==> v4 <==
==> flow/design.v <==
`timescale 1ns / 1ps
module fixed_point_linear #(
    parameter INTEGER_W = 16,
    parameter FRACTIONAL_W = 16,
    parameter VALUE_OG_WIDTH = INTEGER_W + FRACTIONAL_W,
    parameter K_WIDTH = 32,  
    parameter B_WIDTH = INTEGER_W + FRACTIONAL_W,
    parameter VALUE_OUT_WIDTH = INTEGER_W + FRACTIONAL_W,
    parameter MULT_RESULT_WIDTH = VALUE_OG_WIDTH + K_WIDTH
) (
    input  logic clk,
    input  logic rst_n,
    input  logic signed [VALUE_OG_WIDTH-1:0] value_og,
    input  logic signed [K_WIDTH-1:0] k,
    input  logic signed [B_WIDTH-1:0] b,
    input  logic                      valid_i,
    output logic                      ready_o,
    input  logic                      ready_i,
    output logic                      valid_o,
    output logic signed [VALUE_OUT_WIDTH-1:0] value_out
);
    logic signed [VALUE_OG_WIDTH-1:0] value_og_reg;
    logic signed [K_WIDTH-1:0] k_reg;
    logic signed [B_WIDTH-1:0] b_reg;
    logic signed [MULT_RESULT_WIDTH-1:0] multiplication_reg;
    logic signed [MULT_RESULT_WIDTH-1:0] scaled_mult_reg;
    logic signed [VALUE_OUT_WIDTH-1:0] value_out_reg;
    logic valid_stage1, valid_stage2, valid_stage3, valid_stage4;
    logic signed [MULT_RESULT_WIDTH-1:0] multiplication;
    logic signed [MULT_RESULT_WIDTH-1:0] scaled_mult;
    logic signed [MULT_RESULT_WIDTH-1:0] addition;
    logic signed [VALUE_OUT_WIDTH-1:0] max_positive;
    logic signed [VALUE_OUT_WIDTH-1:0] max_negative;
    assign ready_o = ~valid_stage1 || (valid_stage1 && ready_i);
    always_ff @(posedge clk) begin
        if (!rst_n) begin
            value_og_reg <= '0;
            k_reg <= '0;
            b_reg <= '0;
            valid_stage1 <= 1'b0;
        end else begin
            if (ready_o) begin  
                value_og_reg <= value_og;
                k_reg <= k;
                b_reg <= b;
                valid_stage1 <= valid_i;
            end
        end
    end
    always_ff @(posedge clk) begin
        if (!rst_n) begin
            multiplication_reg <= '0;
            valid_stage2 <= 1'b0;
        end else begin
            if (valid_stage1) begin  
                multiplication_reg <= value_og_reg * k_reg;
                valid_stage2 <= valid_stage1;
            end else begin
                valid_stage2 <= 1'b0;
            end
        end
    end
    assign multiplication = multiplication_reg;
    always_ff @(posedge clk) begin
        if (!rst_n) begin
            scaled_mult_reg <= '0;
            valid_stage3 <= 1'b0;
        end else begin
            if (valid_stage2) begin  
                scaled_mult_reg <= multiplication >>> FRACTIONAL_W;  
                valid_stage3 <= valid_stage2;
            end else begin
                valid_stage3 <= 1'b0;
            end
        end
    end
    assign scaled_mult = scaled_mult_reg;
    always_ff @(posedge clk) begin
        if (!rst_n) begin
            value_out_reg <= '0;
            valid_stage4 <= 1'b0;
        end else begin
            if (valid_stage3) begin  
                addition = scaled_mult + {{(MULT_RESULT_WIDTH-B_WIDTH){b_reg[B_WIDTH-1]}}, b_reg};
                max_positive = (1 << (VALUE_OUT_WIDTH-1)) - 1;   
                max_negative = -(1 << (VALUE_OUT_WIDTH-1));      
                if ($signed(addition) > $signed(max_positive)) begin
                    value_out_reg <= max_positive;
                end else if ($signed(addition) < $signed(1'b0)) begin
                    value_out_reg <= 0;
                end else begin
                    value_out_reg <= addition[VALUE_OUT_WIDTH-1:0];
                end
                valid_stage4 <= valid_stage3;
            end else begin
                valid_stage4 <= 1'b0;
            end
        end
    end
    always_ff @(posedge clk) begin
        if (!rst_n) begin
            valid_o <= 1'b0;
            value_out <= '0;
        end else begin
            if (ready_i) begin  
                valid_o <= valid_stage4;
                value_out <= value_out_reg;
            end
        end
    end
endmodule
`timescale 1ns / 1ps
module fifo #(
    parameter DATA_WIDTH = 32,
    parameter DEPTH = 16,
    parameter START_NUMBER = 0
)(
    input  logic clk,
    input  logic reset_n,
    output  logic [DATA_WIDTH-1:0] s_axis_tdata,
    output  logic s_axis_tvalid,
    input logic s_axis_tready,
    input logic [DATA_WIDTH-1:0] m_axis_tdata,
    input logic m_axis_tvalid,
    output  logic m_axis_tready
);
    logic [DATA_WIDTH-1:0] mem [0:DEPTH-1];
    logic [$clog2(DEPTH)-1:0] wr_ptr;
    logic [$clog2(DEPTH)-1:0] rd_ptr;
    logic [$clog2(DEPTH):0] count;
    logic full, empty;
    assign full = (count == DEPTH);
    assign empty = (count == 0);
    assign m_axis_tready = !full;  
    assign s_axis_tvalid = (!empty);
    always_ff @(posedge clk or negedge reset_n) begin
        if (!reset_n) begin
            wr_ptr <= 0;
            rd_ptr <= 0;
            count <= START_NUMBER;
            s_axis_tdata <= 0;
        end else begin
            if (m_axis_tvalid && m_axis_tready) begin
                mem[wr_ptr] <= m_axis_tdata;
                wr_ptr <= (wr_ptr == DEPTH-1) ? 0 : wr_ptr + 1;
            end
            if (s_axis_tvalid && s_axis_tready ) begin
                s_axis_tdata <= mem[rd_ptr];
                rd_ptr <= (rd_ptr == DEPTH-1) ? 0 : rd_ptr + 1;
            end
            case ({m_axis_tvalid && m_axis_tready, s_axis_tvalid && s_axis_tready})
                2'b01: count <= count - 1;   
                2'b10: count <= count + 1;   
                2'b11: count <= count;       
                default: ;                   
            endcase
        end
    end
endmodule
`timescale 1ns / 1ps
module parallel_DAC #(     
    parameter FIFO_DEPTH = 4,
    parameter DATA_WIDTH = 32,
    parameter START_NUMBER = 4       
)(
    input logic      in_clk,
    input logic      in_reset,
    input logic      in_sdo, 
    input logic [DATA_WIDTH-1:0] in_data,
    input logic      valid, 
    output logic      ready,
    output logic     out_sclk,
    output logic     out_ss,
    output logic     out_sdio,
    output logic     out_busy,
    output logic        sel_1_0,
    output logic        sel_1_1,
    output logic        sel_2_0,
    output logic        sel_2_1,
    output logic        AS2_r,
    output logic [15:0] out_data
);
    logic      in_start;
    logic [5:0] timer;
    logic sclk, sclk_buf;
    logic sdio, ss, busy;
    logic [15:0] dout;
    logic [7:0] counter_data;
    logic [3:0] timer_sclk;
    logic [5:0] timer_delay;
    logic [15:0] data;
    logic sclk_pos; assign sclk_pos = ~sclk_buf & sclk;
    logic sclk_neg; assign sclk_neg = ~sclk & sclk_buf;
    logic     data_went;
    assign data [15:0] = in_data[15:0];
    assign out_sdio = sdio;
    assign out_sclk = sclk;
    assign out_ss = ss;
    assign out_busy = busy;
    logic [2:0] sel_r;
    logic block;
    always_ff @(posedge in_clk or negedge in_reset) begin
        if(!in_reset) begin
            timer_sclk <= 4'd0;
        end else begin
            timer_sclk <= (in_start && (timer_sclk < 4'd5)) ? 
                         timer_sclk + 1 : 4'd0;
        end
    end
    always_ff @(posedge in_clk or negedge in_reset) begin
        if(!in_reset) begin
            in_start <= 'd0;
        end else if (valid && ready ) begin
            in_start <= 1'b1;
        end else if (timer_delay == 6'd30 )
            in_start <= 'd0;
    end
    always_ff @(posedge in_clk or negedge in_reset) begin
        if(!in_reset) begin
            out_data <= 'd0;
        end else if (in_start) begin
            if (timer_delay == 6'd29) begin
                out_data <= data;
            end 
        end
    end
    always_ff @(posedge in_clk or negedge in_reset) begin
        if(!in_reset) begin
            sclk <= 1'b1;
        end else begin
            if(in_start) begin
                if(timer_sclk == 4'd4 && counter_data != 8'd16) 
                    sclk <= ~sclk;
                else if(counter_data == 8'd16) 
                    sclk <= 1'b1;
            end else begin
                sclk <= 1'b1;
            end
        end
    end
    always_ff @(posedge in_clk or negedge in_reset) begin
        if(!in_reset) begin
            sclk_buf <= 1'b1;
        end else begin
            sclk_buf <= sclk;
        end
    end
    always_ff @(posedge in_clk or negedge in_reset) begin
        if(!in_reset) begin
            counter_data <= 8'd0;
        end else begin
            if(in_start) begin
                if(sclk_pos && (counter_data < 8'd16)) 
                    counter_data <= counter_data + 1;
                else if( !in_start)
                    counter_data <= 8'd0;
            end else begin
                counter_data <= 8'd0;
            end
        end
    end
    always_ff @(posedge in_clk or negedge in_reset) begin
        if(!in_reset) begin
            dout <= 16'd0;
            block <= 0;
        end else begin
            if(in_start && !block) begin
                if(counter_data == 8'd0) begin
                    dout <= in_data[31:16];
                end else if((counter_data > 0) && (counter_data < 16) && sclk_neg) begin
                    dout <= {dout[14:0], 1'b0};
                end else if(counter_data == 16)
                 block <= 1'b1;   
            end else if (!in_start) begin
                block <= 1'b0;
            end
        end
    end
        always_comb begin
        if(!in_reset) begin
            ready <= 1'b0;
        end else begin
            if (valid && !in_start) begin
                ready <= 1'b1;
            end else  begin
                ready <= 1'b0;
            end
        end
    end
    always_ff @(posedge in_clk or negedge in_reset) begin
        if(!in_reset) begin
            sdio <= 1'b0;
        end else begin
            sdio <= (in_start) ? dout[15] : 1'b0;
        end
    end
    always_ff @(posedge in_clk or negedge in_reset) begin
        if(!in_reset) begin
            timer_delay <= 6'd0;
        end else begin
            if(in_start) begin
                if((counter_data == 8'd16) && (timer_delay < 6'd30)) 
                    timer_delay <= timer_delay + 1;
                else if(counter_data != 8'd16) 
                    timer_delay <= 6'd0;
            end else begin
                timer_delay <= 6'd0;
            end
        end
    end
    always_ff @(posedge in_clk or negedge in_reset) begin
        if(!in_reset) begin
            ss <= 1'b1;
        end else begin
            ss <= (busy) ? 1'b0 : 1'b1;
        end
    end
    always_ff @(posedge in_clk or negedge in_reset) begin
        if(!in_reset) begin
            busy <= 1'b0;
            data_went <= 1'b0; 
        end else begin
            if( in_start) begin
                busy <= (timer_delay != 6'd30);          
                data_went <= (timer_delay == 6'd29); 
            end else begin
                busy <= 1'b0;
            end
        end
    end
     always_ff @(posedge in_clk) begin
    if (!in_reset) begin
        sel_r <= 'b0;
        AS2_r <= 1'b0;
    end else if (data_went) begin
            sel_r<=sel_r + 1'b1;
       end else if(sel_r == 3'b010) begin
            AS2_r <= 1'b1;
        end else if(sel_r == 3'b100) begin
            sel_r <= 'b0;
            AS2_r <= 1'b0;
        end
end
assign sel_1_0 = (sel_r == 3'b001);
assign sel_1_1 = (sel_r == 3'b010);
assign sel_2_0 = (sel_r == 3'b011);
assign sel_2_1 = (sel_r == 3'b100);
endmodule
`timescale 1ns / 1ps
module top#(       
    parameter FIFO_DEPTH = 16,
    parameter DATA_WIDTH = 32,
    parameter START_NUMBER = 0    
)(
    input  logic        GCLK,
    input  logic        OTG_RESETN,
    input  logic [DATA_WIDTH-1:0] wdatax,
    input  logic [DATA_WIDTH-1:0] wdatay,
    input  logic        validx,
    input  logic        validy,
    input  logic [DATA_WIDTH-1:0] kx_u,
    input  logic [DATA_WIDTH-1:0] bx_u,
    input  logic [DATA_WIDTH-1:0] kx_c,
    input  logic [DATA_WIDTH-1:0] bx_c,
    input  logic [DATA_WIDTH-1:0] ky_u,
    input  logic [DATA_WIDTH-1:0] by_u,
    input  logic [DATA_WIDTH-1:0] ky_c,
    input  logic [DATA_WIDTH-1:0] by_c,
    output logic        sel_1_0,
    output logic        sel_1_1,
    output logic        sel_2_0,
    output logic        sel_2_1,
    output logic        AS2_r,
    output  logic       wready,
    output logic        JB1,
    output logic        JB2,
    output logic        JB3,
    output logic        JB4,
    output logic        JB7,
    output logic        JB8,
    output logic        JB9,
    output logic        JB10,
    output logic        JA1,
    output logic        JA2,
    output logic        JA3,
    output logic        JA4,
    output logic        JA7,
    output logic        JA8,
    output logic        JA9,
    output logic        JA10,
    output logic        JC1_N,
    output logic        JC1_P,
        input logic        JC2_N,
    output logic        JC2_P,
    output logic        JC3_P
);
 assign JC1_P = 1'b0;
 logic [31:0]  in_data;
 logic  in_valid;
 logic in_ready;
    logic                  u_ready;
    logic                  u_valid;
    logic [DATA_WIDTH-1:0] u_data;
    logic                  c_ready;
    logic                  c_valid;
    logic [DATA_WIDTH-1:0] c_data;  
    logic [DATA_WIDTH-1:0] k_u;
    logic [DATA_WIDTH-1:0] b_u;
    logic [DATA_WIDTH-1:0] k_c;
    logic [DATA_WIDTH-1:0] b_c;
    logic [DATA_WIDTH-1:0] wdata;
    logic  wvalid;
    logic  store_valid;
    logic  done; 
always_ff @(posedge GCLK or negedge OTG_RESETN) begin
    if (!OTG_RESETN) begin
        store_valid <= 1'b0;
        done<= 1'b0;
    end else begin
        if (validx && validy) begin
            store_valid <= validy;
            done <= validy;
        end else if (!validx && !validy && u_valid) begin
            done <= store_valid;
            store_valid <=1'b0;
        end
    end
end
always_ff @(posedge GCLK or negedge OTG_RESETN) begin
        if (!OTG_RESETN) begin
        wdata <= '0;
        k_u <= '0;
        b_u <= '0;
        k_c <= '0;
        b_c <= '0;
        wvalid <= 1'b0;
    end else if (validx) begin
        wdata <= wdatax;
        k_u <= kx_u;
        b_u <= bx_u;
        wvalid <= validx;
    end else if (u_valid) begin
        if (store_valid) begin
            wdata <= wdatay;
            k_u <= ky_u;
            b_u <= by_u;
            k_c <= kx_c;
            b_c <= bx_c;
            wvalid <= u_valid;
        end else if (done) begin
            k_c <= ky_c;
            b_c <= by_c;
        end
    end else begin
        wdata <= '0;
        wvalid <= 1'b0;
    end
end
parallel_DAC #(
    .FIFO_DEPTH(FIFO_DEPTH),
    .DATA_WIDTH(DATA_WIDTH),
    .START_NUMBER(START_NUMBER)
)dac_inst (
    .in_clk(GCLK),
    .in_reset(OTG_RESETN),
    .in_sdo(JC2_N), 
    .in_data(in_data),
    .out_sclk(JC2_P),
    .out_ss(JC1_N),
    .out_sdio(JC3_P),
    .out_busy(),
    .AS2_r(AS2_r),
    .valid(in_valid), 
    .sel_1_0(sel_1_0),
    .sel_1_1(sel_1_1),
    .sel_2_0(sel_2_0),
    .sel_2_1(sel_2_1),
    .ready(in_ready),
    .out_data({JA1,JA2,JA3,JA4,JA7,JA8,JA9,JA10,JB1,JB2,JB3,JB4,JB7,JB8,JB9,JB10})
);
    fifo #(
        .DATA_WIDTH(DATA_WIDTH),
        .DEPTH(FIFO_DEPTH)
    ) fifo_inst (
        .clk(GCLK),
        .reset_n(OTG_RESETN),
        .s_axis_tdata(in_data),
        .s_axis_tvalid(in_valid),
        .s_axis_tready(in_ready),
        .m_axis_tdata({wdata[31:16],c_data[31:16]}),
        .m_axis_tvalid(c_valid),
        .m_axis_tready(c_ready)
    );
fixed_point_linear mult_u (
    .clk(GCLK),
    .rst_n(OTG_RESETN),
    .value_og({wdata[15:0],16'b0}),
    .k(k_u),
    .b(b_u),
    .valid_i(wvalid),
    .ready_o(wready),
    .ready_i(u_ready),
    .valid_o(u_valid),
    .value_out(u_data)
);
fixed_point_linear mult_code (
    .clk(GCLK),
    .rst_n(OTG_RESETN),
    .value_og(u_data),
    .k(k_c),
    .b(b_c),
    .valid_i(u_valid),
    .ready_o(u_ready),
    .ready_i(c_ready),
    .valid_o(c_valid),
    .value_out(c_data)
);
endmodule
==> flow/run.sh <==
#!/bin/bash
# the make line also repeats each setting of config.mk as NAME=value (left out here)
make -C /OpenROAD-flow-scripts/flow DESIGN_CONFIG=/design/flow/config.mk WORK_HOME=/design/flow/orfs CLKGATE_MAP_FILE= finish
==> flow/config.mk <==
export PLATFORM = sky130hd
export DESIGN_NAME = top
export DESIGN_NICKNAME = top
export VERILOG_FILES = /design/flow/design.v
export SDC_FILE = /design/flow/constraint.sdc
export NUM_CORES = 4
export LEC_CHECK = 0
export CAP_MARGIN = 5
export CORE_MARGIN = 2
export CORE_UTILIZATION = 70
export CTS_CLUSTER_SIZE = 36
export SETUP_SLACK_MARGIN = 1.55
export SLEW_MARGIN = 20
==> flow/constraint.sdc <==
create_clock -name core_clock -period 6.79 [get_ports {GCLK}]
set_input_delay 1.3580 -clock core_clock [delete_from_list [all_inputs] [get_ports {GCLK}]]
set_output_delay 1.3580 -clock core_clock [all_outputs]
set_load 0.01 [all_outputs]
==> inputs of v6, as changes to v4 <==
==> flow/config.mk (replaced) <==
export PLATFORM = sky130hd
export DESIGN_NAME = top
export DESIGN_NICKNAME = top
export VERILOG_FILES = /design/flow/design.v
export SDC_FILE = /design/flow/constraint.sdc
export NUM_CORES = 4
export LEC_CHECK = 0
export CAP_MARGIN = 20
export CORE_MARGIN = 2
export CORE_UTILIZATION = 72
export CTS_CLUSTER_SIZE = 14
export PLACE_DENSITY_LB_ADDON = 0.28
export SETUP_SLACK_MARGIN = -0.4
export SLEW_MARGIN = 20
==> flow/constraint.sdc (replaced) <==
create_clock -name core_clock -period 5.29 [get_ports {GCLK}]
set_input_delay 1.0580 -clock core_clock [delete_from_list [all_inputs] [get_ports {GCLK}]]
set_output_delay 1.0580 -clock core_clock [all_outputs]
set_load 0.01 [all_outputs]
==> qor summary <==
Run status: v4 finished with violations; v6 finished with violations
Violated checks: v4 negative setup slack; v6 negative setup slack
Cell total after placement: v4 12620; v6 12740
Clock network fraction of total power: v4 32.5%; v6 33.0%
Final Util: v4 83.10%; v6 85.00%
Power drawn by the clock network: v4 7340 uW; v6 9740 uW
Initial detailed-routing violation count: v4 7853; v6 9557
Resized Gates After CTS: v4 293; v6 201
Internal portion of total power: v4 14970 uW; v6 19360 uW
Total met3 wirelength after detailed routing: v4 30760 um; v6 37300 um
Overall power after layout: v4 22600 uW; v6 29540 uW
Sw frac: v4 33.78%; v6 34.44%
Setup slack on the worst flop-to-flop path: v4 -1.07 ns; v6 -2.98 ns
Setup total negative slack: v4 -24.91 ns; v6 -145.94 ns
Power and IR drop assume default switching activity.
